==> design.v <==
module circle(input logic clk, input logic rst_n, input logic [2:0] colour,
              input logic [7:0] centre_x, input logic [6:0] centre_y, input logic [7:0] radius,
              input logic start, output logic done,
              output logic [7:0] vga_x, output logic [6:0] vga_y,
              output logic [2:0] vga_colour, output logic vga_plot);
logic y_increment, x_increment, crit1_increment, crit2_increment, loop_start, plot;
logic [9:0] offset_x, next_vgax, offset_y, next_vgay, crit;
logic [3:0] state, next_state, which_octant; 
assign vga_colour = colour; 
localparam x_dimension = 159; 
localparam y_dimension = 119;  
localparam RESET = 4'b0000;
localparam START_DRAWING = 4'b0001;
localparam BIG_LOOP = 4'b0010;
localparam OCTANT_1 = 4'b0011;
localparam OCTANT_2 = 4'b0100;
localparam OCTANT_3 = 4'b0101;
localparam OCTANT_4 = 4'b0110;
localparam OCTANT_5 = 4'b0111;
localparam OCTANT_6 = 4'b1000;
localparam OCTANT_7 = 4'b1001;
localparam OCTANT_8 = 4'b1010;
localparam INCREMENT_Y = 4'b1011;
localparam INCREMENT_CRIT1 = 4'b1100;
localparam INCREMENT_CRIT2 = 4'b1101;
localparam DONE_ALL = 4'b1110;
always_ff @(posedge clk or negedge rst_n) begin 
	if(!rst_n) state = RESET; 
	else state = next_state; 
end  
always_comb begin 
	if (plot ==1 && $signed(next_vgax) >= 0 && $signed(next_vgax) <= x_dimension && $signed(next_vgay) >= 0 && $signed(next_vgay) <= y_dimension)
		vga_plot = 1;
	else vga_plot = 0;
end
always_ff @(posedge clk) begin
	if(loop_start == 1) offset_y <= 10'd0; 
	else if (y_increment) offset_y <= offset_y + 10'd1;
	else offset_y <= offset_y;
end
always_ff @ (posedge clk) begin
	if(loop_start == 1) offset_x <= radius;
	else if (x_increment) offset_x <= offset_x - 10'd1;
	else offset_x <= offset_x;
end
always_ff @ (posedge clk) begin
	if(loop_start == 1) crit <= 10'd1 - radius;
	else if (crit1_increment) crit <= crit + (10'd2 * offset_y) + 10'd1; 
	else if (crit2_increment) crit <= crit + (10'd2 * (offset_y - offset_x)) + 10'd1;
	else crit <= crit;
end  
always_ff @(posedge clk) begin 
	if (loop_start == 1) begin
		next_vgax = centre_x + radius;
		next_vgay = centre_y; end
	else
	case(which_octant) 
	4'd1: begin
		next_vgax = centre_x + offset_x;
		next_vgay = centre_y + offset_y; end
	4'd2: begin
		next_vgax = centre_x + offset_y;
		next_vgay = centre_y + offset_x; end
	4'd3: begin
		next_vgax = centre_x - offset_x;
		next_vgay = centre_y + offset_y; end
	4'd4: begin
		next_vgax = centre_x - offset_y;
		next_vgay = centre_y + offset_x; end
	4'd5: begin
		next_vgax = centre_x - offset_x;
		next_vgay = centre_y - offset_y; end
	4'd6: begin
		next_vgax = centre_x - offset_y;
		next_vgay = centre_y - offset_x; end
	4'd7: begin
		next_vgax = centre_x + offset_x;
		next_vgay = centre_y - offset_y; end
	4'd8: begin
		next_vgax = centre_x + offset_y;
		next_vgay = centre_y - offset_x; end
	default:  begin
		next_vgax = next_vgax;
		next_vgay = next_vgay; end
	endcase
end  
assign vga_x = next_vgax[7:0];
assign vga_y = next_vgay[6:0];
always_comb begin
	case(state)
	RESET: begin
		if (start) begin
			next_state = START_DRAWING; 
			end
		else next_state = RESET;
		end
	START_DRAWING: begin 
			next_state = BIG_LOOP; end 
	BIG_LOOP: begin  
			if ($signed(offset_y) <= $signed(offset_x)) next_state = OCTANT_1;  
			else next_state = DONE_ALL; 
		end
	OCTANT_1: next_state = OCTANT_2; 
	OCTANT_2: next_state = OCTANT_3;  
	OCTANT_3: next_state = OCTANT_4; 
	OCTANT_4: next_state = OCTANT_5; 
	OCTANT_5: next_state = OCTANT_6; 
	OCTANT_6: next_state = OCTANT_7;  
	OCTANT_7: next_state = OCTANT_8; 
	OCTANT_8: next_state = INCREMENT_Y; 
	INCREMENT_Y: next_state = INCREMENT_CRIT1; 
	INCREMENT_CRIT1: begin 
		if($signed(crit) <= 0) next_state = BIG_LOOP; 
		else next_state = INCREMENT_CRIT2;  
		end
	INCREMENT_CRIT2: next_state = BIG_LOOP; 
	DONE_ALL: next_state = DONE_ALL;  
	default: next_state = RESET;  
	endcase
end  
always_comb begin
	case(state) 
	RESET: begin
		loop_start = 0;
		which_octant = 0;
		plot = 0;
		x_increment = 0;
		y_increment = 0;
		crit1_increment = 0;
		crit2_increment  = 0;
		done = 0;
		end
	START_DRAWING: begin
		loop_start = 1;
		which_octant = 0;
		plot = 0;
		x_increment = 0;
		y_increment = 0;
		crit1_increment = 0;
		crit2_increment  = 0;
		done = 0;
		end
	BIG_LOOP: begin
		loop_start = 0;
		which_octant = 0;
		plot = 0;
		x_increment = 0;
		y_increment = 0;
		crit1_increment = 0;
		crit2_increment  = 0;
		done = 0;
		end
	OCTANT_1: begin
		loop_start = 0;
		which_octant = 4'd1;
		plot = 1;
		x_increment = 0;
		y_increment = 0;
		crit1_increment = 0;
		crit2_increment  = 0;
		done = 0;
		end
	OCTANT_2: begin
		loop_start = 0;
		which_octant = 4'd2;
		plot = 1;
		x_increment = 0;
		y_increment = 0;
		crit1_increment = 0;
		crit2_increment  = 0;
		done = 0;
		end
	OCTANT_3: begin
		loop_start = 0;
		which_octant = 4'd3;
		plot = 1;
		x_increment = 0;
		y_increment = 0;
		crit1_increment = 0;
		crit2_increment  = 0;
		done = 0;
		end
	OCTANT_4: begin
		loop_start = 0;
		which_octant = 4'd4;
		plot = 1;
		x_increment = 0;
		y_increment = 0;
		crit1_increment = 0;
		crit2_increment  = 0;
		done = 0;
		end
	OCTANT_5: begin
		loop_start = 0;
		which_octant = 4'd5;
		plot = 1;
		x_increment = 0;
		y_increment = 0;
		crit1_increment = 0;
		crit2_increment  = 0;
		done = 0;
		end
	OCTANT_6: begin
		loop_start = 0;
		which_octant = 4'd6;
		plot = 1;
		x_increment = 0;
		y_increment = 0;
		crit1_increment = 0;
		crit2_increment  = 0;
		done = 0;
		end
	OCTANT_7: begin
		loop_start = 0;
		which_octant = 4'd7;
		plot = 1;
		x_increment = 0;
		y_increment = 0;
		crit1_increment = 0;
		crit2_increment  = 0;
		done = 0;
		end
	OCTANT_8: begin
		loop_start = 0;
		which_octant = 4'd8;
		plot = 1;
		x_increment = 0;
		y_increment = 0;
		crit1_increment = 0;
		crit2_increment  = 0;
		done = 0;
		end
	INCREMENT_Y: begin
		loop_start = 0;
		which_octant = 4'd8;
		plot = 1;
		x_increment = 0;
		y_increment = 1;
		crit1_increment = 0;
		crit2_increment  = 0;
		done = 0;
		end
	INCREMENT_CRIT1: begin
		if($signed(crit) <= 0) begin crit1_increment = 1; x_increment = 0; end 
		else begin x_increment = 1; crit1_increment = 0; end  
		loop_start = 0;
		which_octant = 0;
		plot = 0;
		y_increment = 0;
		crit2_increment  = 0;
		done = 0;
		end
	INCREMENT_CRIT2: begin
		loop_start = 0;
		which_octant = 0;
		plot = 0;
		x_increment = 0;
		y_increment = 0;
		crit1_increment = 0;
		crit2_increment  = 1;
		done = 0;
		end
	DONE_ALL: begin
		loop_start = 0;
		which_octant = 0;
		plot = 0;
		x_increment = 0;
		y_increment = 0;
		crit1_increment = 0;
		crit2_increment  = 0;
		done = 1;
		end
	default:  begin
		loop_start = 0;
		which_octant = 0;
		plot = 0;
		x_increment = 0;
		y_increment = 0;
		crit1_increment = 0;
		crit2_increment  = 0;
		done = 0;
		end
	endcase
end  
endmodule
module reuleaux(input logic clk, input logic rst_n, input logic [2:0] colour,
                input logic [7:0] centre_x, input logic [6:0] centre_y, input logic [7:0] diameter,
                input logic start, output logic done,
                output logic [7:0] vga_x, output logic [6:0] vga_y,
                output logic [2:0] vga_colour, output logic vga_plot);
localparam RESET = 4'b0000;
localparam CIRCLE_1 = 4'b0001;
localparam CIRCLE_2 = 4'b0010;
localparam CIRCLE_3 = 4'b0011;
localparam DONE = 4'b0100;
logic [7:0] corner_x1, corner_y1, corner_x2, corner_y2, corner_x3, corner_y3;
logic circle_1_start, circle_2_start, circle_3_start, circle_1_done, circle_2_done, circle_3_done, circle_1_plot, circle_2_plot, circle_3_plot; 
logic [7:0] circle_1_x, circle_2_x, circle_3_x;
logic [6:0] circle_1_y, circle_2_y, circle_3_y;
logic [3:0] state, next_state;
logic [2:0] circle_1_colour_out, circle_2_colour_out, circle_3_colour_out;
assign vga_colour = colour; 
assign corner_x1 = centre_x + (diameter / 2); 
assign corner_y1 = centre_y + (((diameter * 978122)/564719)/6);
assign corner_x2 = centre_x - (diameter / 2);
assign corner_y2 = centre_y + (((diameter * 978122)/564719)/6);
assign corner_x3 = centre_x;
assign corner_y3 = centre_y - (((diameter * 978122)/564719)/3);
circle circle_1(.clk(clk), .rst_n(rst_n),  .colour(colour),
	.centre_x(corner_x1), .centre_y(corner_y1), .radius(diameter),
	 .start(circle_1_start), .done(circle_1_done), .vga_x(circle_1_x), .vga_y(circle_1_y), 
	.vga_colour(circle_1_colour_out), .vga_plot(circle_1_plot) );
circle circle_2(.clk(clk), .rst_n(rst_n),  .colour(colour),
	.centre_x(corner_x2), .centre_y(corner_y2), .radius(diameter),
	 .start(circle_2_start), .done(circle_2_done), .vga_x(circle_2_x), .vga_y(circle_2_y), 
	.vga_colour(circle_2_colour_out), .vga_plot(circle_2_plot) );
circle circle_3(.clk(clk), .rst_n(rst_n),  .colour(colour),
	.centre_x(corner_x3), .centre_y(corner_y3), .radius(diameter),
	 .start(circle_3_start), .done(circle_3_done), .vga_x(circle_3_x), .vga_y(circle_3_y), 
	.vga_colour(circle_3_colour_out), .vga_plot(circle_3_plot) );
always_comb begin 
	if (circle_1_plot ==1 
			&& $signed(circle_1_x) >= $signed(0) 
			&& $signed(circle_1_x) <= $signed(corner_x3) 
			&& (circle_1_y) >= (corner_y3) 
			&& (circle_1_y) <= (corner_y2) 
		) begin
		vga_x = circle_1_x;
		vga_y = circle_1_y;
		vga_plot = circle_1_plot;
		end
	else if (circle_2_plot == 1 
			&& $signed(circle_2_x) >= $signed(corner_x3)
			&& $signed(circle_2_x) <= $signed(corner_x1) 
			&& (circle_2_y) >= (corner_y3) 
			&& (circle_2_y) <= (corner_y1) 
		) begin
		vga_x = circle_2_x;
		vga_y = circle_2_y;
		vga_plot = circle_2_plot;
		end
	else if (circle_3_plot == 1
			&& $signed(circle_3_x) >= $signed(corner_x2)
			&& $signed(circle_3_x) <= $signed(corner_x1)
			&& (circle_3_y) >= (corner_y3) 
			&& (circle_3_y) <= (corner_y1 + diameter) 
			) begin
		vga_x = circle_3_x;
		vga_y = circle_3_y;
		vga_plot = circle_3_plot;
		end
	else begin 
		vga_x = 0;
		vga_y = 0;
		vga_plot = 0;
		end
end
always_ff @(posedge clk or negedge rst_n) begin 
	if(!rst_n) state = RESET; 
	else state = next_state; 
end  
always_comb begin
	case(state)
	RESET: begin
		if (start) next_state = CIRCLE_1;
		else next_state = RESET;
		end
	CIRCLE_1: begin
		if (circle_1_done) next_state = CIRCLE_2;
		else next_state = CIRCLE_1;
		end
	CIRCLE_2: begin
		if (circle_2_done) next_state = CIRCLE_3;
		else next_state = CIRCLE_2;
		end
	CIRCLE_3: begin
		if (circle_3_done) next_state = DONE;
		else next_state = CIRCLE_3;
		end
	DONE: next_state = DONE;
	default: next_state = RESET;
	endcase
end
always_comb begin  
	case(state)
	RESET: begin
		circle_1_start = 0;
		circle_2_start = 0;
		circle_3_start = 0;
		done = 0; end
	CIRCLE_1:  begin
		circle_1_start = 1;
		circle_2_start = 0;
		circle_3_start = 0;
		done = 0; end
	CIRCLE_2: begin
		circle_1_start = 0;
		circle_2_start = 1;
		circle_3_start = 0;
		done = 0; end
	CIRCLE_3: begin
		circle_1_start = 0;
		circle_2_start = 0;
		circle_3_start = 1;
		done = 0; end
	DONE: begin
		circle_1_start = 0;
		circle_2_start = 0;
		circle_3_start = 0;
		done = 1; end
	default:  begin
		circle_1_start = 0;
		circle_2_start = 0;
		circle_3_start = 0;
		done = 0; end
	endcase
end  
endmodule
==> run.sh <==
#!/bin/bash
# the make line also repeats each setting of config.mk as NAME=value (left out here)
make -C /OpenROAD-flow-scripts/flow DESIGN_CONFIG=/design/flow/config.mk WORK_HOME=/design/flow/orfs CLKGATE_MAP_FILE= finish
==> config.mk <==
export PLATFORM = sky130hd
export DESIGN_NAME = reuleaux
export DESIGN_NICKNAME = reuleaux
export VERILOG_FILES = /design/flow/design.v
export SDC_FILE = /design/flow/constraint.sdc
export NUM_CORES = 4
export LEC_CHECK = 0
export ABC_AREA = 1
export CAP_MARGIN = 20
export CORE_ASPECT_RATIO = 1.97
export CORE_MARGIN = 10
export CORE_UTILIZATION = 40
export CTS_CLUSTER_DIAMETER = 324
export CTS_CLUSTER_SIZE = 99
export PLACE_DENSITY_LB_ADDON = 0.01
export SETUP_SLACK_MARGIN = -0.55
export SLEW_MARGIN = 20
export TNS_END_PERCENT = 5
==> constraint.sdc <==
create_clock -name core_clock -period 34.0 [get_ports {clk}]
set_input_delay 6.8000 -clock core_clock [delete_from_list [all_inputs] [get_ports {clk}]]
set_output_delay 6.8000 -clock core_clock [all_outputs]
set_load 0.01 [all_outputs]
==> notes.md, run 1 <==
fresh numbers from the pnr run: critical path launch point type primary input, syn_area_per_cell about 6.3 um2, Post-Synth AOI/OAI Area between 10 and 15%, max cap viols 0, Distinct lib cells used roughly 73, Tot GR Track Use a little over a quarter, CTS tree done, end of the critical path vga_x[6], detail-routed via count per cell between 5 and 6, Worst-Skew Late Latency 0.49 ns, WHS Endpoint circle_3.state[14]$_DFF_PN0_, yosys stat cell total approximately 5,000, post-synthesis chip area from yosys just over 30,000 um2, Post-Synth Simple-Gate Area between 30% and 40%, CORE AREA 76,900 um2, post-route cell area between 30,000 and 40,000 um2, EDFF count, synth 105, antenna violations before repair 1, Sink Count around 200, Synth Cell Area 31,000 um2, status no timing/DRC/antenna violations, CP Max Fanout 31, crit path DAT about 26 ns, reg-to-reg critical path endpoint circle_2.next_vgay[9]$_SDFFE_PP0P_, grt ovf 0, area growth from synthesis to layout 7.37%, Layout Nets between 5,000 and 6,000, first-pass GRT wire length around 180,000 um, final setup fails 0, via count 31,500, worst path bufs/invs 20, Hold Crit Class flop to flop, # IOs between 40 and 50, crit share post-route approximately 97%, DR iter-0 viols 1,609, CTS Hold Bufs 0, Crit path depth 104, minimum clock period around 33 ns, GP Congestion about 0.97, Log Warnings about 50, top area contributor share 15.0%, Place WS -0.0405 ns, top post-synthesis cells by count nand2_1, inv_1, nor2_1, nand3_1, ha_1, IO Port Bufs between 40 and 50, synth warn 5, chip height slightly above 400 um, count leader, synth nand2_1, Detail Route Antenna Nets 0, Dominant Register Cell edfxtp_1, final hold slack about 0.37 ns, Worst path slowest cell clkdlybuf4s50_1, fp util 40.3%, Post-Synthesis Net Count between 5,000 and 6,000, skew final 0.0162 ns, hold path start circle_3.state[6]$_DFF_PN0_, fillers roughly 8,400, Reg clk slew, reported paths ~0.08 ns, CP top delay family simple AND/OR/NAND/NOR gates, Final Slew Violations 0, fin util 43.2%, Worst slew margin a little over a quarter, endpoints failing hold 0, Die ar. between 80,000 and 90,000 um2, maximum clock path buffer count 2, largest net degree at the start of global routing 52, R2R setup slack 28.63 ns, vias in the first global route approximately 32,000, H-tree Lvls 4, placed wire-length estimate about 100,000 um, worst-margin pin slew 1.10 ns, Clock Root Buffer clkbuf_16, CP Capture Type primary output, R2R cell count 26, worst r2r src circle_2.state[9]$_DFF_PN0_, drt wl/cell 20.0 um, Rows approximately 140, Initial DRT Pass Iterations 6, CTS Buf Count 17, Cell Area, Placed 32,500 um2, xor/xnor share ~4.2%, area leader, netlist nand2_1, logic area roughly 22,000 um2, mux contribution to synthesized area less than 1%, worst hold stages 0, ys flops approximately 200, Die Wd 218 um, n_diodes 0, Critical Path Max Stage Delay 0.54 ns, main logic family after synthesis simple AND/OR/NAND/NOR gates, Cells after Synth about 4,900, DRC 0, Setup WS post-layout 1.10 ns, Final Routed Wirelength between 100,000 and 150,000 um, yosys adder share approximately 18%, cell mode on critical path nand2_1, top cells by area, synth nand2_1, ha_1, edfxtp_1, Fmax just over 30 MHz, Synth Seq Share 17.1%, Worst Path Required 27.20 ns, critical path type primary input to primary output, Synth async-reset ratio approximately a quarter, FF+latch area approximately 5300 um2, CP Launch Point diameter[7]
through the flow:
stage          cells  TNS [ns]
3_3_place_gp    5930    -0.162
6_report        5967         0
2_1_floorplan   4900         0
4_1_cts         5962    -0.201
3_5_place_dp    5930   -0.0405
5_1_grt         5967     -7.33
what timing repair did:
| item | 4_1_cts | 5_1_grt |
|---|---|---|
| resized | 0 | 24 |
| buffers inserted | 0 | 4 |
| endpoints found under the setup margin | 0 | 16 |
per-layer routing:
layer	GRT usage, %	routed length [um]
met3	2.12	2610
met2	53.2	66800
met4	18.5	9240
met5	0	0
met1	24.0	40600
layout make-up:
type	count	share of cell area [%]
Clock buffer	18	1.35
Clock inverter	14	0.466
Inverter	807	9.12
Multi-Input combinational cell	3828	67.0
Sequential cell	200	16.0
Tap cell	1015	3.82
Timing Repair Buffer	85	2.25
==> run 2, diff against run 1 <==
ABC_AREA = not set   (was 1)
CORE_ASPECT_RATIO = not set   (was 1.97)
CORE_MARGIN = 2   (was 10)
CORE_UTILIZATION = 59   (was 40)
CTS_CLUSTER_DIAMETER = not set   (was 324)
CTS_CLUSTER_SIZE = not set   (was 99)
PLACE_DENSITY_LB_ADDON = not set   (was 0.01)
SETUP_SLACK_MARGIN = not set   (was -0.55)
TNS_END_PERCENT = not set   (was 5)
clock period = 8.84 ns   (was 34.0 ns; I/O delays follow)
==> notes.md, run 2 <==
fresh numbers from the pnr run: status failed layout checks, failed layout checks negative setup slack, maximum clock path buffer count 2, count leader, synth nor2_1, critical path type primary input to primary output, crit path DAT ~19 ns, endpoints failing hold 0, Distinct lib cells used about 130, DR iter-0 viols 3,786, CP Capture Type primary output, IO Port Bufs around 42, via count ~34,000, Reg clk slew, reported paths 0.09 ns, Final Slew Violations 0, Synth Cell Area around 30,000 um2, Sink Count ~200, vias in the first global route 33,700, top area contributor share approximately 15%, Clock Root Buffer clkbuf_16, Synth Seq Share ~18%, Post-Synth Simple-Gate Area 20.1%, Rows between 80 and 90, R2R setup slack 3.42 ns, top post-synthesis cells by count nor2_1, ha_1, a21oi_1, nand2_1, inv_1, worst path bufs/invs 16, end of the critical path vga_y[6], Post-Synthesis Net Count 4,285, WHS Endpoint circle_2.state[13]$_DFF_PN0_, first-pass GRT wire length about 180,000 um, CTS Buf Count 17, Detail Route Antenna Nets 0, grt ovf 0, Post-Synth AOI/OAI Area 25.6%, Place WS -13.14 ns, CP top delay family AND-OR/OR-AND gates, xor/xnor share between 10% and 20%, CORE AREA between 50,000 and 60,000 um2, mux contribution to synthesized area under 10%, CTS tree done, hold path start circle_2.state[5]$_DFF_PN0_, CTS Hold Bufs 0, CP Max Fanout 7, Worst path slowest cell fa_2, syn_area_per_cell between 7 and 8 um2, area leader, netlist ha_1, max cap viols 0, antenna violations before repair 2, Log Warnings between 50 and 60, R2R cell count 23, Fmax about 48 MHz, # IOs about 49, H-tree Lvls 4, Worst-Skew Late Latency 0.49 ns, synth warn 5, worst hold stages 0, fin util between 80 and 90%, EDFF count, synth between 100 and 150, crit share post-route 234%, critical path launch point type primary input, RSZ-0062 raised after global routing true, Worst Path Required just over 7 ns, Initial DRT Pass Iterations 14, Tot GR Track Use approximately two fifths, ys flops 200, Cells after Synth 3,847, Layout Nets approximately 5,100, yosys stat cell total 3,847, largest net degree at the start of global routing approximately 83, chip height approximately 230 um, worst r2r src circle_3.state[9]$_DFF_PN0_, reg-to-reg critical path endpoint circle_3.next_vgay[9]$_SDFFE_PP0P_, fp util between 50% and 60%, CP Launch Point diameter[4], Synth async-reset ratio about 25%, minimum clock period about 21 ns, placed wire-length estimate around 86,000 um, DRC 0, drt wl/cell around 21 um, final setup fails 46, area growth from synthesis to layout 34.7%, GP Congestion around 1.1, Final Routed Wirelength around 110,000 um, Setup WS post-layout -11.86 ns, Dominant Register Cell edfxtp_1, Worst slew margin approximately 14%, detail-routed via count per cell about 6.4, final hold slack between 0.3 and 0.4 ns, Die Wd between 200 and 250 um, Hold Crit Class flop to flop, top cells by area, synth ha_1, edfxtp_1, xnor2_1, Critical Path Max Stage Delay roughly 0.67 ns, post-synthesis chip area from yosys 30,000 um2, worst-margin pin slew between 1 and 1.5 ns, main logic family after synthesis AND-OR/OR-AND gates, Die ar. ~53,000 um2, Crit path depth between 70 and 80, skew final 0.0175 ns, yosys adder share a little under a fifth
-- run 2: layout make-up --
class | instances | area, um2
multi-input combinational | 3204 | 25200
fill | 3251 | 9790
timing repair buffer | 923 | 7290
sequential | 200 | 5310
inverter | 292 | 1110
tap | 672 | 841
clock buffer | 17 | 425
clock inverter | 15 | 224
antenna | 3 | 7.51
-- run 2: routing by layer --
| metal | vias to the layer above | part of all wire [%] | track usage [%] |
|---|---|---|---|
| met2 | 1907 | 47 | 69.9 |
| met4 | 0 | 6.9 | 23.0 |
| met1 | 16300 | 38 | 48.9 |
| met3 | 549 | 8.7 | 6.95 |
| met5 | - | 0 | 0 |
| li1 | 15500 | - | - |
-- run 2: repair_timing --
| action | CTS | global route |
|---|---|---|
| gates cloned | 2 | 1 |
| pin swaps | 120 | 109 |
| setup endpoints to repair | 46 | 46 |
| gates resized | 318 | 158 |
| buffers inserted | 65 | 44 |
-- run 2: stage by stage --
| stage | setup TNS, ns | cell area (um2) | std cells |
|---|---|---|---|
| 2_1_floorplan | -402.68 | 30500 | 3847 |
| 3_3_place_gp | -481.44 | 37000 | 5186 |
| 3_5_place_dp | -500.93 | 37000 | 5186 |
| 4_1_cts | -420.09 | 39300 | 5282 |
| 5_1_grt | -465.49 | 40400 | 5324 |
| 6_report | -440.21 | 40400 | 5326 |
==> run 3, diff against run 2 <==
ABC_AREA = 1   (was not set)
CAP_MARGIN = 40   (was 20)
CELL_PAD_IN_SITES_DETAIL_PLACEMENT = 1   (was not set)
CORE_ASPECT_RATIO = 0.91   (was not set)
CORE_MARGIN = 7   (was 2)
CORE_UTILIZATION = 47   (was 59)
GPL_ROUTABILITY_DRIVEN = 0   (was not set)
GPL_TIMING_DRIVEN = 0   (was not set)
HOLD_SLACK_MARGIN = 0.07   (was not set)
MAX_ROUTING_LAYER = met4   (was not set)
PLACE_DENSITY_LB_ADDON = 0.25   (was not set)
SETUP_SLACK_MARGIN = -0.45   (was not set)
clock period = 34.0 ns   (was 8.84 ns; I/O delays follow)
==> notes.md, run 3 <==
fresh numbers from the pnr run: Log Warnings 50, Post-Synthesis Net Count about 5,300, Hold Crit Class flop to flop, Initial DRT Pass Iterations 8, Tot GR Track Use about 33%, post-synthesis chip area from yosys ~31,000 um2, main logic family after synthesis simple AND/OR/NAND/NOR gates, largest net degree at the start of global routing 51, Worst Path Required ~27 ns, end of the critical path vga_y[5], status no timing/DRC/antenna violations, count leader, synth nand2_1, Final Slew Violations 0, top area contributor share between 10% and 20%, worst path bufs/invs 23, Post-Synth Simple-Gate Area a little over a third, reg-to-reg critical path endpoint circle_1.next_vgax[9]$_SDFFCE_PP0P_, final setup fails 0, Worst path slowest cell dlymetal6s2s_1, post-route cell area 33,400 um2, yosys adder share roughly 18%, fillers between 9,000 and 10,000, synth warn 5, grt ovf 0, antenna violations before repair 3, max cap viols 0, minimum clock period roughly 33 ns, xor/xnor share under 10%, R2R cell count 27, worst hold stages 0, area leader, netlist nand2_1, skew final 0.0139 ns, CP top delay family simple AND/OR/NAND/NOR gates, Critical Path Max Stage Delay ~0.65 ns, Cell Area, Placed approximately 33,000 um2, Die Wd about 280 um, CP Capture Type primary output, maximum clock path buffer count 2, Cells after Synth 4,900, H-tree Lvls 4, met2 wire length 57,300 um, critical path type primary input to primary output, CTS tree done, mux contribution to synthesized area 0.0646%, critical path launch point type primary input, Dominant Register Cell edfxtp_1, Post-Synth AOI/OAI Area 14.5%, area growth from synthesis to layout 7.93%, crit share post-route between 90% and 100%, Distinct lib cells used roughly 73, endpoints failing hold 0, syn_area_per_cell roughly 6.3 um2, Setup TNS 0 ns, Fmax around 30 MHz, EDFF count, synth about 110, Die ar. 73,300 um2, Sink Count 200, CORE AREA between 60,000 and 70,000 um2, ys flops about 200, Synth Cell Area between 30,000 and 40,000 um2, Worst-Skew Late Latency 0.51 ns, CP Max Fanout 10, via count about 35,000, Crit path depth 107, yosys stat cell total slightly below 5,000, Placed Cells a little under 6,000, Synth async-reset ratio ~25%, Detail Route Antenna Nets 0, Post-Layout Cell Count 5,871, Final Routed Wirelength ~130,000 um, detail-routed via count per cell between 6 and 7, worst r2r src circle_1.state[9]$_DFF_PN0_, vias in the first global route ~37,000, crit path DAT approximately 26 ns, CTS Buf Count 17, chip height ~260 um, cell mode on critical path nand2_1, Layout Nets 5,427, Rows a little under 90, top post-synthesis cells by count nand2_1, inv_1, nor2_1, nand3_1, ha_1, fp util between 40% and 50%, DRC 0, worst-margin pin slew between 1 and 1.5 ns, R2R setup slack ~28 ns, # IOs roughly 49, Clock Root Buffer clkbuf_16, placed wire-length estimate between 90,000 and 100,000 um, Top Layer Used met4, Reg clk slew, reported paths approximately 0.090 ns, Routed met3 length roughly 11,000 um, drt wl/cell between 20 and 25 um, top cells by area, synth nand2_1, ha_1, edfxtp_1, IO Port Bufs around 45, CP Launch Point diameter[3], Synth Seq Share 17.1%, DR iter-0 viols ~3,200, met1 WL ~50,000 um, WHS Endpoint circle_2.state[13]$_DFF_PN0_, Worst slew margin 29.5%, hold path start circle_2.state[5]$_DFF_PN0_, first-pass GRT wire length between 150,000 and 200,000 um
-- run 3: layer usage --
metal / GRT usage (%) / vias to the layer above
li1: - / 16200
met1: 38.8 / 17000
met2: 54.4 / 1654
met3: 7.26 / 619
met4: 17.2 / 0
met5: - / -
-- run 3: stage by stage --
stage          hold slack [ns]  setup slack (ns)  utilization [%]
6_report                 0.385             0.765             51.4
5_1_grt                  0.391            -0.486             51.4
4_1_cts                  0.383            0.0526             51.2
3_5_place_dp             0.362            -0.542             50.3
3_3_place_gp             0.357           -0.0507             50.0
2_1_floorplan            0.352              6.26                -
-- run 3: cell type report --
type	instances	area, um2	area share, %
repair buffers	71	694	2.08
plain buffers	65	443	1.32
flip-flops and latches	200	5310	15.9
multi-input cells	3827	22300	66.6
well taps	864	1080	3.23
clock inverters	15	171	0.513
diodes	5	12.5	0.0374
inverters	807	3040	9.09
clock buffers	17	425	1.27
-- run 3: what timing repair did --
item,CTS,global route
gates resized,2,21
hold buffers,0,0
endpoints found under the setup margin,4,16
buffers inserted,0,10
pin swaps,0,2
==> run 4, diff against run 3 <==
ABC_AREA = not set   (was 1)
CAP_MARGIN = 20   (was 40)
CELL_PAD_IN_SITES_DETAIL_PLACEMENT = not set   (was 1)
CORE_ASPECT_RATIO = not set   (was 0.91)
CORE_MARGIN = 2   (was 7)
CORE_UTILIZATION = 70   (was 47)
GPL_ROUTABILITY_DRIVEN = not set   (was 0)
GPL_TIMING_DRIVEN = not set   (was 0)
HOLD_SLACK_MARGIN = not set   (was 0.07)
MAX_ROUTING_LAYER = not set   (was met4)
PLACE_DENSITY_LB_ADDON = not set   (was 0.25)
SETUP_SLACK_MARGIN = not set   (was -0.45)
clock period = 24.7 ns   (was 34.0 ns; I/O delays follow)
==> notes.md, run 4 <==
run results: status aborted with a tool error, stage reached global routing, tool error [ERROR GRT-0232] Routing congestion too high. Check the congestion heatmap in the GUI., Distinct lib cells used between 100 and 150, Rows about 75, top cells by area, synth ha_1, edfxtp_1, xnor2_1, chip height ~210 um, Place WS -3.26 ns, xor/xnor share around a tenth, Post-Synth AOI/OAI Area roughly 26%, IO Port Bufs ~42, post-synthesis chip area from yosys between 20,000 and 30,000 um2, placed wire-length estimate 82,500 um, Synth Cell Area about 30,000 um2, Post-Synth Simple-Gate Area about a fifth, CTS Hold Bufs 0, H-tree Lvls 4, Die ar. ~45,000 um2, # IOs 49, Post-Synthesis Net Count between 4,000 and 5,000, count leader, synth nor2_1, top area contributor share between 10% and 20%, maximum clock path buffer count 2, main logic family after synthesis AND-OR/OR-AND gates, mux contribution to synthesized area under 10%, CORE AREA between 40,000 and 50,000 um2, GP Congestion between 1 and 1.5, fp util a little under three quarters, top post-synthesis cells by count nor2_1, ha_1, a21oi_1, nand2_1, inv_1, ys flops ~200, yosys stat cell total between 3,000 and 4,000, CTS Buf Count 17, yosys adder share between 10% and 20%, Dominant Register Cell edfxtp_1, synth warn 5, Cells after Synth roughly 3,800, Die Wd 211 um, EDFF count, synth roughly 110, Synth async-reset ratio roughly a quarter, Clock Root Buffer clkbuf_16, Synth Seq Share 17.7%, Sink Count roughly 200, grt ovf ~240, syn_area_per_cell around 7.8 um2, Tot GR Track Use between 80% and 90%, area leader, netlist ha_1
run 4: repair_timing:
item | CTS
setup buffers | 95
endpoints found under the setup margin | 16
pin swaps | 155
resized | 357
cloned | 1
run 4: layer usage:
| layer | overflow | track usage [%] |
|---|---|---|
| met5 | 1 | 53.3 |
| met4 | 98 | 86.7 |
| met3 | 6 | 74.6 |
| met2 | 125 | 96.8 |
| met1 | 9 | 83.7 |
run 4: per-stage QoR:
stage	TNS [ns]	instance area [um2]	util [%]	instances
after floorplan	-17.82	30400	-	3847
after global placement	-40.61	36000	85.4	4958
after detailed placement	-51.53	36000	85.4	4958
after CTS	-24.80	38700	91.7	5084
==> run 5, diff against run 4 <==
CORE_UTILIZATION = 61   (was 70)
CTS_CLUSTER_DIAMETER = 391   (was not set)
CTS_CLUSTER_SIZE = 98   (was not set)
PLACE_DENSITY = 0.37   (was not set)
SETUP_SLACK_MARGIN = 1.6   (was not set)
clock period = 14.8 ns   (was 24.7 ns; I/O delays follow)
==> notes.md, run 5 <==
fresh numbers from the pnr run: CP top delay family simple AND/OR/NAND/NOR gates, Worst Path Required about 12 ns, Worst path slowest cell fa_2, final setup fails about 46, syn_area_per_cell ~8 um2, area leader, netlist ha_1, status failed layout checks, WHS Endpoint circle_2.state[13]$_DFF_PN0_, Die ar. roughly 51,000 um2, mux contribution to synthesized area 1.66%, main logic family after synthesis AND-OR/OR-AND gates, DR iter-0 viols 3,758, hold path start circle_2.state[5]$_DFF_PN0_, end of the critical path vga_x[4], R2R setup slack between 9 and 10 ns, Post-Synth Simple-Gate Area 20.1%, crit share post-route 157%, yosys stat cell total between 3,000 and 4,000, Detail Route Antenna Nets 0, Reg clk slew, reported paths 0.09 ns, top post-synthesis cells by count nor2_1, ha_1, a21oi_1, nand2_1, inv_1, critical path type primary input to primary output, # IOs a little under 50, yosys adder share between 10% and 20%, Dominant Register Cell edfxtp_1, chip height around 230 um, Hold Crit Class flop to flop, H-tree Lvls 4, critical path launch point type primary input, IO Port Bufs about 42, cell mode on critical path buf_4, Clock Root Buffer clkbuf_16, via count roughly 34,000, post-synthesis chip area from yosys roughly 30,000 um2, Post-Synthesis Net Count approximately 4,300, worst path bufs/invs 23, top area contributor share between 10% and 20%, placed wire-length estimate roughly 84,000 um, Worst slew margin 5.37%, Setup TNS -246.74 ns, first-pass GRT wire length 171,000 um, maximum clock path buffer count 2, max cap viols 0, synth warn 5, minimum clock period approximately 23 ns, CP Max Fanout 15, Rows between 80 and 90, R2R cell count 19, Final Routed Wirelength about 110,000 um, Initial DRT Pass Iterations 11, failed layout checks negative setup slack, reg-to-reg critical path endpoint circle_1.next_vgax[8]$_DFFE_PP_, Cells after Synth approximately 3,800, drt wl/cell approximately 22 um, CTS Hold Bufs 0, Crit path depth 83, Synth Cell Area 30,000 um2, CTS tree done, fin util approximately four fifths, Critical Path Max Stage Delay between 0.5 and 0.6 ns, fp util just over 60%, grt ovf 0, EDFF count, synth about 110, Layout Nets about 5,000, logic area about 25,000 um2, fillers around 3,100, vias in the first global route ~33,000, Synth Seq Share between 10% and 20%, largest net degree at the start of global routing ~84, DRC 0, CP Capture Type primary output, Die Wd roughly 230 um, worst r2r src circle_1.state[9]$_DFF_PN0_, Tot GR Track Use 41.9%, FF+latch area 5310 um2, Post-Synth AOI/OAI Area about 26%, Synth async-reset ratio ~25%, Fmax around 43 MHz, Distinct lib cells used 126, Log Warnings approximately 55, antenna violations before repair 7, CORE AREA just under 50,000 um2, count leader, synth nor2_1, skew final roughly 0.022 ns, worst hold stages 0, Setup WS post-layout -8.43 ns, RSZ-0062 raised after global routing true, Sink Count about 200, endpoints failing hold 0, GP Congestion 1.01, ys flops ~200, detail-routed via count per cell ~6.5, CP Launch Point diameter[4], xor/xnor share 10.3%, worst-margin pin slew 1.41 ns, Final Slew Violations 0, Worst-Skew Late Latency approximately 0.50 ns, crit path DAT approximately 20 ns, area growth from synthesis to layout 32.5%, CTS Buf Count 17, top cells by area, synth ha_1, edfxtp_1, xnor2_1
-- run 5: area by class of cell --
cell class                      count  area share [%]
Clock inverter                     15           0.580
Inverter                          292            2.81
Antenna cell                        4          0.0252
Multi-Input combinational cell   3203            62.6
Timing Repair Buffer              873            17.5
Tap cell                          664            2.09
Sequential cell                   200            13.4
Clock buffer                       17            1.07
-- run 5: metal layers --
metal	part of all wire, %	track usage (%)	wire length, um
met1	36	48.5	41900
met2	46	71.0	53100
met4	7.8	27.5	8980
met3	9.3	7.70	10700
met5	0.071	0	81
-- run 5: what timing repair did --
item,in CTS,in global routing
setup endpoints to repair,46,46
pin swaps,132,94
gates resized,266,146
cloned,3,1
endpoints found under the hold margin,0,0
setup buffers,59,27
-- run 5: per-stage QoR --
step	cell area (um2)	cells	hold slack [ns]	worst slack, ns
finish	39700	5268	0.406	-8.43
global route	39700	5264	0.417	-8.98
CTS	38700	5236	0.406	-8.05
detailed placement	36700	5142	0.372	-9.71
global placement	36700	5142	0.361	-9.25
floorplan	30500	3847	0.352	-7.13
==> run 6, diff against run 5 <==
ABC_AREA = 1   (was not set)
CORE_ASPECT_RATIO = 0.51   (was not set)
CORE_MARGIN = 8   (was 2)
CORE_UTILIZATION = 72   (was 61)
CTS_CLUSTER_DIAMETER = 50   (was 391)
CTS_CLUSTER_SIZE = 64   (was 98)
MAX_ROUTING_LAYER = met4   (was not set)
PLACE_DENSITY = 0.64   (was 0.37)
SETUP_SLACK_MARGIN = 5.0   (was 1.6)
clock period = 26.7 ns   (was 14.8 ns; I/O delays follow)
==> notes.md, run 6 <==
run results: xor/xnor share between 4 and 5%, count leader, synth nand2_1, Cell Area, Placed around 33,000 um2, CORE AREA 42,600 um2, maximum clock path buffer count 2, Synth Seq Share between 10% and 20%, grt ovf around 450, yosys adder share between 10% and 20%, Sink Count around 200, CTS Buf Count 17, H-tree Lvls 4, Post-Synth Simple-Gate Area between 30% and 40%, Synth Cell Area between 30,000 and 40,000 um2, IO Port Bufs 42, # IOs 49, yosys stat cell total just under 5,000, CTS Hold Bufs 0, Die ar. 50,300 um2, placed wire-length estimate about 85,000 um, area leader, netlist nand2_1, mux contribution to synthesized area less than 1%, GP Congestion about 1.1, EDFF count, synth 105, top area contributor share ~15%, Dominant Register Cell edfxtp_1, Tot GR Track Use between 80% and 90%, Post-Synth AOI/OAI Area 14.5%, top cells by area, synth nand2_1, ha_1, edfxtp_1, syn_area_per_cell roughly 6.3 um2, Rows between 50 and 60, chip height ~160 um, tool error [ERROR GRT-0232] Routing congestion too high. Check the congestion heatmap in the GUI., Die Wd around 300 um, top post-synthesis cells by count nand2_1, inv_1, nor2_1, nand3_1, ha_1, post-synthesis chip area from yosys just over 30,000 um2, Cells after Synth about 4,900, Synth async-reset ratio around 25%, fp util 72.8%, Distinct lib cells used around 73, synth warn 5, status aborted with a tool error, ys flops 200, Post-Synthesis Net Count around 5,300, stage reached global routing, main logic family after synthesis simple AND/OR/NAND/NOR gates, Clock Root Buffer clkbuf_16
## run 6: per-layer routing
metal  GRT usage [%]  overflow
met4            76.9       107
met5               -         -
met2            92.8       195
met3            75.2        69
met1            83.7        82
## run 6: repair_timing
action	in CTS
setup endpoints to repair	16
resized	557
buffers inserted	185
cloned	25
pin swaps	197
## run 6: through the flow
stage | util (%) | hold slack, ns | TNS (ns) | setup WS (ns) | cells
after global placement | 78.4 | 0.361 | -5.26 | -0.403 | 5601
after CTS | 88.5 | 0.388 | 0 | 1.27 | 5843
after detailed placement | 78.4 | 0.363 | -10.53 | -0.730 | 5601
after floorplan | - | 0.352 | 0 | 2.82 | 4900
==> run 7, diff against run 6 <==
CORE_MARGIN = 2   (was 8)
CORE_UTILIZATION = 69   (was 72)
CTS_CLUSTER_DIAMETER = not set   (was 50)
CTS_CLUSTER_SIZE = not set   (was 64)
MAX_ROUTING_LAYER = not set   (was met4)
SETUP_SLACK_MARGIN = not set   (was 5.0)
clock period = 31.9 ns   (was 26.7 ns; I/O delays follow)
==> notes.md, run 7 <==
fresh numbers from the pnr run: reg-to-reg critical path endpoint circle_3.next_vgax[9]$_SDFFCE_PP0P_, yosys adder share between 10% and 20%, cell mode on critical path nand2_1, largest net degree at the start of global routing ~52, main logic family after synthesis simple AND/OR/NAND/NOR gates, chip height approximately 160 um, Dominant Register Cell edfxtp_1, Fmax 32.3 MHz, Place WS -0.0619 ns, Crit path depth between 100 and 150, Log Warnings between 50 and 60, end of the critical path vga_x[3], H-tree Lvls 4, post-route cell area approximately 33,000 um2, Synth Seq Share 17.1%, area growth from synthesis to layout 6.84%, critical path type primary input to primary output, synth warn 5, final hold slack about 0.39 ns, CTS Buf Count 17, skew final 0.0254 ns, crit share post-route between 90% and 100%, Reg clk slew, reported paths 0.09 ns, WHS Endpoint circle_2.state[14]$_DFF_PN0_, Post-Synth AOI/OAI Area about 14%, FF+latch area between 5000 and 6000 um2, fp util 69.9%, R2R setup slack about 27 ns, Die Wd around 300 um, EDFF count, synth around 110, yosys stat cell total ~4,900, Post-Layout Cell Count 5,573, Worst slew margin about 13%, Sink Count ~200, CP Capture Type primary output, Layout Nets ~5,400, CP Max Fanout 18, count leader, synth nand2_1, detail-routed via count per cell ~6.3, hold path start circle_2.state[6]$_DFF_PN0_, IO Port Bufs ~42, drt wl/cell roughly 20 um, CTS Hold Bufs 0, post-synthesis chip area from yosys 31,000 um2, Final Slew Violations 0, worst-margin pin slew about 1.3 ns, Die ar. around 47,000 um2, first-pass GRT wire length about 170,000 um, fin util 74.7%, grt ovf 0, endpoints failing hold 0, mux contribution to synthesized area less than 1%, placed wire-length estimate between 90,000 and 100,000 um, Distinct lib cells used ~73, critical path launch point type primary input, Synth async-reset ratio approximately a quarter, worst path bufs/invs 19, Initial DRT Pass Iterations 11, worst hold stages 0, antenna violations before repair 8, max cap viols 0, Hold Crit Class flop to flop, CTS tree done, Worst-Skew Late Latency between 0.4 and 0.5 ns, syn_area_per_cell between 6 and 7 um2, final setup fails 0, worst r2r src circle_3.state[9]$_DFF_PN0_, Critical Path Max Stage Delay ~0.65 ns, maximum clock path buffer count 2, CP top delay family simple AND/OR/NAND/NOR gates, top cells by area, synth nand2_1, ha_1, edfxtp_1, Detail Route Antenna Nets 0, Worst Path Required 25.52 ns, DR iter-0 viols between 5,000 and 6,000, Cells after Synth between 4,000 and 5,000, R2R cell count 26, minimum clock period between 30 and 40 ns, vias in the first global route just over 30,000, xor/xnor share under 10%, area leader, netlist nand2_1, Setup TNS 0 ns, Placed Cells 5,512, DRC 0, Post-Synthesis Net Count about 5,300, crit path DAT approximately 25 ns, CP Launch Point diameter[2], Setup WS post-layout 0.913 ns, fillers between 3,000 and 4,000, CORE AREA roughly 44,000 um2, Tot GR Track Use between 40 and 50%, Cell Area, Placed approximately 32,000 um2, status no timing/DRC/antenna violations, top area contributor share 15.0%, logic area ~23,000 um2, Worst path slowest cell fa_1, Clock Root Buffer clkbuf_16, top post-synthesis cells by count nand2_1, inv_1, nor2_1, nand3_1, ha_1, Post-Synth Simple-Gate Area 34.9%, GP Congestion 1.09, ys flops 200, Final Routed Wirelength around 110,000 um, via count between 30,000 and 40,000, Rows 55, # IOs 49, Synth Cell Area between 30,000 and 40,000 um2
-- run 7: what timing repair did --
item	in CTS	in global routing
gates resized	1	68
buffers inserted	0	12
pin swaps	0	12
setup endpoints to repair	14	16
gates cloned	0	11
endpoints found under the hold margin	0	0
-- run 7: area by class of cell --
cell class / count / share of cell area, %
Sequential cell: 200 / 16.0
Timing Repair Buffer: 93 / 2.46
Inverter: 807 / 9.18
Tap cell: 598 / 2.26
Antenna cell: 5 / 0.0378
Clock inverter: 15 / 0.582
Timing Repair inverter: 1 / 0.0227
Clock buffer: 17 / 1.29
Multi-Input combinational cell: 3837 / 68.1
-- run 7: routing by layer --
layer	GRT usage (%)	share of wire, %
met5	0	0.019
met4	10.3	2.9
met3	21.1	19
met2	58.0	35
met1	70.2	43
==> run 8, diff against run 7 <==
ABC_AREA = not set   (was 1)
CORE_ASPECT_RATIO = not set   (was 0.51)
CORE_UTILIZATION = 70   (was 69)
PLACE_DENSITY = not set   (was 0.64)
clock period = 25.0 ns   (was 31.9 ns; I/O delays follow)
==> notes.md, run 8 <==
run results: tool error [ERROR GRT-0232] Routing congestion too high. Check the congestion heatmap in the GUI., Synth async-reset ratio around 25%, ys flops 200, Cells after Synth a little under 4,000, maximum clock path buffer count 2, syn_area_per_cell 7.79 um2, Sink Count ~200, Place WS -3.05 ns, yosys stat cell total 3,847, Post-Synthesis Net Count roughly 4,300, EDFF count, synth around 110, area leader, netlist ha_1, GP Congestion between 1 and 1.5, Die Wd 211 um, post-synthesis chip area from yosys 30,000 um2, Post-Synth Simple-Gate Area 20.1%, Tot GR Track Use between 80% and 90%, mux contribution to synthesized area around 1.7%, Rows between 70 and 80, H-tree Lvls 4, count leader, synth nor2_1, IO Port Bufs between 40 and 50, Synth Seq Share 17.7%, # IOs 49, Distinct lib cells used 126, Clock Root Buffer clkbuf_16, main logic family after synthesis AND-OR/OR-AND gates, yosys adder share roughly a fifth, CTS Buf Count 17, Post-Synth AOI/OAI Area 25.6%, fp util a little under three quarters, placed wire-length estimate about 83,000 um, top cells by area, synth ha_1, edfxtp_1, xnor2_1, stage reached global routing, status aborted with a tool error, grt ovf between 200 and 300, CORE AREA roughly 42,000 um2, chip height about 210 um, Synth Cell Area 30,000 um2, xor/xnor share just over 10%, synth warn 5, Dominant Register Cell edfxtp_1, Die ar. ~45,000 um2, top post-synthesis cells by count nor2_1, ha_1, a21oi_1, nand2_1, inv_1, top area contributor share 14.5%
## run 8: routing by layer
layer	GRT usage [%]	GRT overflow
met5	52.9	1
met3	74.2	11
met1	85.8	8
met4	84.8	101
met2	96.8	136
## run 8: repair_timing
action | in CTS
hold buffers | 0
pin swaps | 145
gates cloned | 1
buffers inserted | 69
gates resized | 321
endpoints found under the setup margin | 16
## run 8: per-stage QoR
stage | setup TNS, ns | instances | area (um2)
2_1_floorplan | -14.94 | 3847 | 30400
3_3_place_gp | -37.76 | 4956 | 36000
3_5_place_dp | -48.15 | 4956 | 36000
4_1_cts | -24.48 | 5056 | 38300
==> run 9, diff against run 8 <==
ABC_AREA = 1   (was not set)
CORE_UTILIZATION = 72   (was 70)
CTS_CLUSTER_DIAMETER = 308   (was not set)
CTS_CLUSTER_SIZE = 100   (was not set)
clock period = 21.6 ns   (was 25.0 ns; I/O delays follow)
==> notes.md, run 9 <==
run results: status aborted with a tool error, stage reached global routing, tool error [ERROR DPL-0038] Utilization greater than 100%, impossible to legalize, Clock Root Buffer clkbuf_16, syn_area_per_cell 6.32 um2, top post-synthesis cells by count nand2_1, inv_1, nor2_1, nand3_1, ha_1, chip height 211 um, ys flops ~200, # IOs just under 50, EDFF count, synth approximately 110, Distinct lib cells used roughly 73, Dominant Register Cell edfxtp_1, fp util 72.4%, Placed Cells about 6,000, top area contributor share between 10% and 20%, CTS Buf Count 17, Die ar. approximately 45,000 um2, maximum clock path buffer count 2, Cells after Synth ~5,000, Synth async-reset ratio around 25%, Cell Area, Placed ~37,000 um2, GP Congestion 1.06, Die Wd approximately 210 um, Post-Synth AOI/OAI Area between 10% and 20%, yosys adder share ~18%, placed wire-length estimate about 84,000 um, top cells by area, synth nand2_1, ha_1, edfxtp_1, xor/xnor share around 4.2%, post-synthesis chip area from yosys 31,000 um2, Sink Count approximately 200, Synth Seq Share 17.1%, Rows ~76, area leader, netlist nand2_1, CORE AREA approximately 43,000 um2, yosys stat cell total between 4,000 and 5,000, mux contribution to synthesized area 0.0646%, IO Port Bufs ~42, main logic family after synthesis simple AND/OR/NAND/NOR gates, Post-Synth Simple-Gate Area between 30% and 40%, synth warn 5, H-tree Lvls 4, count leader, synth nand2_1, Post-Synthesis Net Count 5,338, Synth Cell Area between 30,000 and 40,000 um2
[run 9: stage by stage]
stage / utilization, % / setup slack [ns]
floorplan: - / -0.243
detailed placement: 87.0 / -2.96
CTS: 91.5 / -2.14
global placement: 87.0 / -2.53
[run 9: timing repair]
action	CTS
hold buffers	0
pin swaps	74
endpoints found under the setup margin	16
gates resized	235
buffers inserted	60
gates cloned	14
==> run 10, diff against run 9 <==
ABC_AREA = not set   (was 1)
CORE_UTILIZATION = 15   (was 72)
CTS_CLUSTER_DIAMETER = not set   (was 308)
CTS_CLUSTER_SIZE = not set   (was 100)
clock period = 35.2 ns   (was 21.6 ns; I/O delays follow)
==> notes.md, run 10 <==
fresh numbers from the pnr run: minimum clock period about 34 ns, end of the critical path vga_y[2], Die ar. approximately 200,000 um2, Critical Path Max Stage Delay between 0.7 and 0.8 ns, Worst Path Required approximately 28 ns, final setup fails 0, critical path type primary input to primary output, CP top delay family AND-OR/OR-AND gates, count leader, synth nor2_1, synth warn 5, DRC 0, DR iter-0 viols 2,618, Worst slew margin about a quarter, crit path DAT about 27 ns, post-synthesis chip area from yosys about 30,000 um2, Layout Nets 4,290, worst path bufs/invs 13, syn_area_per_cell a little under 8 um2, CP Capture Type primary output, cell mode on critical path a21oi_1, Initial DRT Pass Iterations 5, area leader, netlist ha_1, Hold Crit Class flop to flop, EDFF count, synth around 110, CP Max Fanout 15, first-pass GRT wire length ~160,000 um, GP Congestion 0.949, Synth async-reset ratio roughly a quarter, skew final 0.0154 ns, endpoints failing hold 0, H-tree Lvls 4, Reg clk slew, reported paths about 0.08 ns, met1 WL around 46,000 um, Setup WS post-layout around 1.2 ns, mux contribution to synthesized area roughly 1.7%, Sink Count ~200, Dominant Register Cell edfxtp_1, Post-Synthesis Net Count around 4,300, max cap viols 0, yosys adder share 18.7%, area growth from synthesis to layout 15.1%, Detail Route Antenna Nets 0, Die Wd 451 um, Synth Cell Area ~30,000 um2, worst r2r src circle_2.state[9]$_DFF_PN0_, yosys stat cell total between 3,000 and 4,000, Fmax about 29 MHz, CTS Buf Count 17, Final Slew Violations 0, met2 wire length approximately 48,000 um, Synth Seq Share between 10% and 20%, Log Warnings roughly 50, Routed met3 length around 6000 um, Worst path slowest cell fa_1, CTS tree done, status no timing/DRC/antenna violations, Clock Root Buffer clkbuf_16, Rows approximately 160, Cells after Synth between 3,000 and 4,000, R2R cell count 17, hold path start circle_2.state[6]$_DFF_PN0_, IO Port Bufs approximately 42, antenna violations before repair 10, Post-Synth Simple-Gate Area between 20% and 30%, largest net degree at the start of global routing 84, main logic family after synthesis AND-OR/OR-AND gates, Final Routed Wirelength between 100,000 and 150,000 um, grt ovf 0, Distinct lib cells used 126, worst-margin pin slew about 1.1 ns, ys flops approximately 200, top cells by area, synth ha_1, edfxtp_1, xnor2_1, Setup TNS 0 ns, CTS Hold Bufs 0, CP Launch Point diameter[6], Place WS ~0.5 ns, CORE AREA around 200,000 um2, reg-to-reg critical path endpoint circle_2.next_vgax[8]$_DFFE_PP_, Tot GR Track Use between 9 and 10%, # IOs between 40 and 50, critical path launch point type primary input, drt wl/cell 15.7 um, R2R setup slack around 30 ns, Crit path depth about 73, detail-routed via count per cell roughly 4.4, top post-synthesis cells by count nor2_1, ha_1, a21oi_1, nand2_1, inv_1, maximum clock path buffer count 2, fp util approximately 15%, xor/xnor share 10.3%, top area contributor share 14.5%, Top Layer Used met5, crit share post-route a little over nine tenths, chip height between 400 and 500 um, Worst-Skew Late Latency between 0.4 and 0.5 ns, WHS Endpoint circle_2.state[14]$_DFF_PN0_, worst hold stages 0, placed wire-length estimate slightly above 80,000 um, via count 28,900, Post-Synth AOI/OAI Area 25.6%, vias in the first global route approximately 27,000
## run 10: cell type report
cell class,instances,area (um2)
clock buffers,18,439
repair buffers,138,1130
fillers,22400,165000
well taps,2656,3320
inverters,292,1100
multi-input cells,3203,23000
diodes,1,2.50
flip-flops and latches,200,5310
clock inverters,14,153
## run 10: per-layer routing
layer	up-vias	global-route usage, %
met2	909	16.3
li1	13900	-
met3	139	1.28
met5	-	0
met1	13900	13.1
met4	2	2.33
## run 10: timing repair
action                                 CTS  global route
setup endpoints to repair                0            16
endpoints found under the hold margin    0             0
gates resized                            0            22
setup buffers                            0             5
## run 10: through the flow
| step | util (%) | hold slack [ns] | cells | area [um2] |
|---|---|---|---|---|
| after floorplan | - | 0.352 | 3847 | 30000 |
| after global placement | 16.9 | 0.360 | 6484 | 33800 |
| after detailed placement | 16.9 | 0.374 | 6484 | 33800 |
| after CTS | 17.2 | 0.395 | 6516 | 34400 |
| after global routing | 17.3 | 0.415 | 6521 | 34500 |
| final | 17.3 | 0.397 | 6522 | 34500 |
==> run 11, diff against run 10 <==
ABC_AREA = 1   (was not set)
CORE_ASPECT_RATIO = 1.72   (was not set)
CORE_UTILIZATION = 70   (was 15)
PLACE_DENSITY = 0.64   (was not set)
clock period = 26.7 ns   (was 35.2 ns; I/O delays follow)
==> notes.md, run 11 <==
fresh numbers from the pnr run: CTS tree done, yosys stat cell total just under 5,000, Distinct lib cells used 73, Detail Route Antenna Nets 0, final hold slack approximately 0.38 ns, vias in the first global route about 36,000, Die ar. ~46,000 um2, failed layout checks negative setup slack, Dominant Register Cell edfxtp_1, CTS Buf Count 17, Tot GR Track Use 47.9%, Crit path depth roughly 110, Post-Synth Simple-Gate Area between 30% and 40%, crit share post-route 103%, Placed Cells about 5,900, Clock Root Buffer clkbuf_16, Fmax 36.5 MHz, worst path bufs/invs 22, Layout Nets 5,861, Post-Layout Cell Count 6,006, fin util between 80 and 90%, CP top delay family simple AND/OR/NAND/NOR gates, Synth async-reset ratio 25.0%, Worst slew margin between 15 and 20%, syn_area_per_cell ~6.3 um2, post-synthesis chip area from yosys 31,000 um2, max cap viols 0, WHS Endpoint circle_3.state[14]$_DFF_PN0_, status failed layout checks, Log Warnings roughly 53, critical path type primary input to primary output, hold path start circle_3.state[6]$_DFF_PN0_, antenna violations before repair 11, CP Launch Point diameter[3], worst r2r src circle_3.state[9]$_DFF_PN0_, CORE AREA 44,000 um2, endpoints failing hold 0, CP Max Fanout 8, end of the critical path vga_y[3], top area contributor share between 10 and 15%, Sink Count about 200, Reg clk slew, reported paths about 0.070 ns, synth warn 5, detail-routed via count per cell about 6.6, via count 39,800, DRC 0, Initial DRT Pass Iterations 13, GP Congestion slightly above 1, minimum clock period 27.39 ns, worst hold stages 0, Worst path slowest cell fa_2, Worst-Skew Late Latency slightly below 0.5 ns, top post-synthesis cells by count nand2_1, inv_1, nor2_1, nand3_1, ha_1, largest net degree at the start of global routing roughly 52, Synth Seq Share between 15 and 20%, top cells by area, synth nand2_1, ha_1, edfxtp_1, # IOs about 49, Cells after Synth 4,900, Hold Crit Class flop to flop, Critical Path Max Stage Delay between 0.7 and 0.8 ns, reg-to-reg critical path endpoint circle_3.next_vgax[9]$_SDFFCE_PP0P_, area growth from synthesis to layout 23.9%, Post-Synth AOI/OAI Area 14.5%, main logic family after synthesis simple AND/OR/NAND/NOR gates, Synth Cell Area slightly above 30,000 um2, area leader, netlist nand2_1, skew final 0.0131 ns, yosys adder share roughly 18%, EDFF count, synth 105, Die Wd around 160 um, placed wire-length estimate 86,800 um, cell mode on critical path nand2_1, R2R cell count 28, CP Capture Type primary output, maximum clock path buffer count 2, fp util a little over two thirds, Setup WS post-layout -0.688 ns, grt ovf 0, Final Routed Wirelength 130,000 um, worst-margin pin slew around 1.2 ns, xor/xnor share about 4.2%, IO Port Bufs roughly 42, CTS Hold Bufs 0, H-tree Lvls 4, count leader, synth nand2_1, mux contribution to synthesized area less than 1%, final setup fails 16, Rows between 100 and 150, DR iter-0 viols between 5,000 and 6,000, Post-Synthesis Net Count between 5,000 and 6,000, Worst Path Required ~21 ns, drt wl/cell 21.7 um, Final Slew Violations 0, ys flops ~200, first-pass GRT wire length 173,000 um, R2R setup slack 21.33 ns, critical path launch point type primary input, crit path DAT 22.05 ns, chip height approximately 280 um
-- run 11: final cells by class --
cell class              count  area [um2]
repair buffers            561        4630
fillers                  2462        5590
diodes                      4        10.0
clock buffers              19         454
inverters                 807        3040
multi-input cells        3836       24100
flip-flops and latches    200        5310
clock inverters            13         109
well taps                 566         708
-- run 11: repair_timing --
action | CTS | global route
pin swaps | 19 | 176
gates cloned | 4 | 13
gates resized | 70 | 521
setup buffers | 10 | 80
setup endpoints to repair | 16 | 16
-- run 11: per-stage QoR --
step	setup TNS, ns	setup slack, ns	cell area, um2
6_report	-8.19	-0.688	38400
3_3_place_gp	-3.94	-0.469	34900
2_1_floorplan	0	1.88	31000
5_1_grt	-37.49	-2.47	38400
4_1_cts	-0.0168	-0.0168	35800
3_5_place_dp	-8.80	-0.807	34900
-- run 11: routing by layer --
layer | part of all wire (%) | up-vias | GRT usage, %
li1 | - | 17100 | -
met1 | 29 | 17600 | 41.8
met2 | 45 | 3393 | 83.0
met3 | 12 | 1709 | 13.4
met4 | 15 | 12 | 51.4
met5 | 0.069 | - | 0
==> run 12, diff against run 11 <==
CORE_ASPECT_RATIO = not set   (was 1.72)
CORE_UTILIZATION = 72   (was 70)
PLACE_DENSITY = not set   (was 0.64)
PLACE_DENSITY_LB_ADDON = 0.2   (was not set)
clock period = 25.5 ns   (was 26.7 ns; I/O delays follow)
==> notes.md, run 12 <==
run results: fp util between 70% and 80%, Sink Count approximately 200, H-tree Lvls 4, grt ovf 10, top cells by area, synth nand2_1, ha_1, edfxtp_1, CTS Hold Bufs 0, Clock Root Buffer clkbuf_16, post-synthesis chip area from yosys 31,000 um2, placed wire-length estimate 84,000 um, xor/xnor share 4.21%, yosys stat cell total 4,900, Place WS -1.43 ns, CORE AREA about 43,000 um2, Post-Synth Simple-Gate Area 34.9%, top area contributor share 15.0%, Synth Cell Area 31,000 um2, Die ar. ~45,000 um2, tool error [ERROR GRT-0232] Routing congestion too high. Check the congestion heatmap in the GUI., yosys adder share 18.0%, Distinct lib cells used around 73, Dominant Register Cell edfxtp_1, ys flops 200, top post-synthesis cells by count nand2_1, inv_1, nor2_1, nand3_1, ha_1, mux contribution to synthesized area less than 1%, EDFF count, synth between 100 and 150, IO Port Bufs between 40 and 50, Post-Synthesis Net Count 5,338, area leader, netlist nand2_1, Synth async-reset ratio 25.0%, GP Congestion 1.10, # IOs just under 50, Placed Cells ~6,000, main logic family after synthesis simple AND/OR/NAND/NOR gates, CTS Buf Count 17, status aborted with a tool error, Tot GR Track Use roughly three quarters, maximum clock path buffer count 2, Cells after Synth 4,900, chip height ~210 um, Synth Seq Share 17.1%, count leader, synth nand2_1, Rows 76, syn_area_per_cell roughly 6.3 um2, synth warn 5, Post-Synth AOI/OAI Area between 10 and 15%, Die Wd approximately 210 um, stage reached global routing, Cell Area, Placed between 30,000 and 40,000 um2
## run 12: repair_timing
item,in CTS
resized,240
cloned,17
buffers inserted,46
setup endpoints to repair,16
pin swaps,65
## run 12: per-layer routing
metal	overflow	track usage, %
met5	0	46.7
met1	0	73.0
met4	4	74.8
met3	0	60.5
met2	6	90.8
